## wip/fjord
// dot_product
module dot_product (
	input ap_clk,
	input ap_rst,
	output [16-1:0]  	memory_Addr_A,
	output 						memory_EN_A,
	output 						memory_WEN_A,
	output [32-1:0]	memory_Din_A,
	input  [32-1:0] 	memory_Dout_A,
	output [16-1:0]  	memory_Addr_B,
	output 						memory_EN_B,
	output 						memory_WEN_B,
	output [32-1:0]	memory_Din_B,
	input  [32-1:0] 	memory_Dout_B,
	input 						fifo_in_empty_n,
	input  [(3+2+16)-1:0]	fifo_in_dout,
	output 						fifo_in_read,
	input 						fifo_out_full_n,
	output 						fifo_out_write,
	output [(3+2+16)-1:0]	fifo_out_din
);
Size: roughly 3100 cells after synthesis, roughly 210 I/O pins, ~0.024 mm^2 of cells after synthesis.
make LEC_CHECK=0 ABC_AREA=1 CAP_MARGIN=35 CORE_MARGIN=9 CORE_UTILIZATION=49 CTS_CLUSTER_DIAMETER=235 CTS_CLUSTER_SIZE=98 HOLD_SLACK_MARGIN=0.05 PLACE_DENSITY=0.8 SETUP_SLACK_MARGIN=-0.72 SLEW_MARGIN=5 TNS_END_PERCENT=5 finish   # period 8.0 ns
run.sh (not shown) runs the stock make flow with config.mk's settings and CLKGATE_MAP_FILE=.
wip/fjord finished all stages; however, its layout fails the closing checks, the failures being negative setup slack.
Input-level comparison between wip/cedar and wip/fjord:
==> flow/config.mk <==
export PLATFORM = sky130hd
export DESIGN_NAME = dot_product
export DESIGN_NICKNAME = dot_product
export VERILOG_FILES = /design/flow/design.v
export SDC_FILE = /design/flow/constraint.sdc
export NUM_CORES = 4
export LEC_CHECK = 0
export ABC_AREA = 1
export CAP_MARGIN = 20
export CORE_MARGIN = 9
export CORE_UTILIZATION = 52
export GPL_ROUTABILITY_DRIVEN = 0
export SLEW_MARGIN = 20
Findings:
- The flow did not stop early for wip/cedar: all stages ran, and the layout cleared the timing, DRC and antenna checks.
- A critical path endpoint of dp.adder_out_reg[30] is what wip/cedar shows, while dp.adder_out_reg[29] belongs to wip/fjord.
- The number of iterations in the first detailed-routing pass of wip/cedar falls short of that of wip/fjord by 2.
- Diff wip/fjord..wip/cedar | complex-gate fraction of the synthesized area | unchanged
- From wip/cedar to wip/fjord, number of instances on the worst hold path did not move at all.
- Area of the die (wip/cedar vs. wip/fjord) decreases by a few percent
- There was hardly any difference in worst hold slack between wip/cedar and wip/fjord.
- [compare] base=wip/fjord new=wip/cedar: cell area went up by about 2.5%; post-synthesis to final-layout area growth shows an increase of 2.9 points.
- Compared with wip/fjord, in wip/cedar number of gates on the worst path with buffers counted now sits lower; worst setup slack after layout now sits higher.
Changes in wip/harbor relative to wip/cedar:
--- a/flow/config.mk
+++ b/flow/config.mk
@@ -9,5 +9,11 @@
-export CAP_MARGIN = 20
-export CORE_MARGIN = 9
-export CORE_UTILIZATION = 52
-export GPL_ROUTABILITY_DRIVEN = 0
-export SLEW_MARGIN = 20
+export CAP_MARGIN = 35
+export CORE_ASPECT_RATIO = 0.5
+export CORE_MARGIN = 3
+export CORE_UTILIZATION = 49
+export CTS_CLUSTER_DIAMETER = 235
+export CTS_CLUSTER_SIZE = 98
+export HOLD_SLACK_MARGIN = 0.05
+export PLACE_DENSITY = 0.8
+export SETUP_SLACK_MARGIN = -0.72
+export SLEW_MARGIN = 40
+export TNS_END_PERCENT = 40
--- outcome ---
- No crash in wip/harbor: every stage finished, but the layout fails its final checks due to negative setup slack.
- Looking at number of stages on the worst hold path across wip/harbor and wip/cedar, the one that comes out lower is wip/cedar.
- Relative to wip/cedar, final cell count has increased by 51 in wip/harbor.
- Between wip/harbor and wip/cedar, the critical path data required time is higher for wip/cedar.
- wip/cedar → wip/harbor: via count picked up an extra 338, sequential share of layout area held.
- Between wip/cedar and wip/harbor, the flow reports non-clock buffer count increasing slightly.
- Global-route track usage on met3 up 1.0 points in wip/harbor wrt wip/cedar
- wip/harbor ends up with a wire length of the first global-routing pass that is about 1% lower than in wip/cedar.
- From wip/cedar to wip/harbor the numbers moved as follows: die size now sits lower.
The following lists how wip/amber was set up differently from wip/harbor:
==> flow/config.mk <==
export PLATFORM = sky130hd
export DESIGN_NAME = dot_product
export DESIGN_NICKNAME = dot_product
export VERILOG_FILES = /design/flow/design.v
export SDC_FILE = /design/flow/constraint.sdc
export NUM_CORES = 4
export LEC_CHECK = 0
export CAP_MARGIN = 20
export CORE_ASPECT_RATIO = 0.5
export CORE_MARGIN = 2
export CORE_UTILIZATION = 62
export PLACE_DENSITY = 0.69
export SLEW_MARGIN = 20
==> flow/constraint.sdc <==
create_clock -name core_clock -period 9.51 [get_ports {ap_clk}]
set_input_delay 1.9020 -clock core_clock [delete_from_list [all_inputs] [get_ports {ap_clk}]]
set_output_delay 1.9020 -clock core_clock [all_outputs]
set_load 0.01 [all_outputs]
Notes after the runs:
Looking at the reports, wip/amber completed the entire flow and the layout it produced met the timing, DRC and antenna checks. Changes observed in wip/amber relative to wip/harbor: synthesized chip area reported by yosys lost 5.5%, design area lower, worst path setup slack after routing went up.
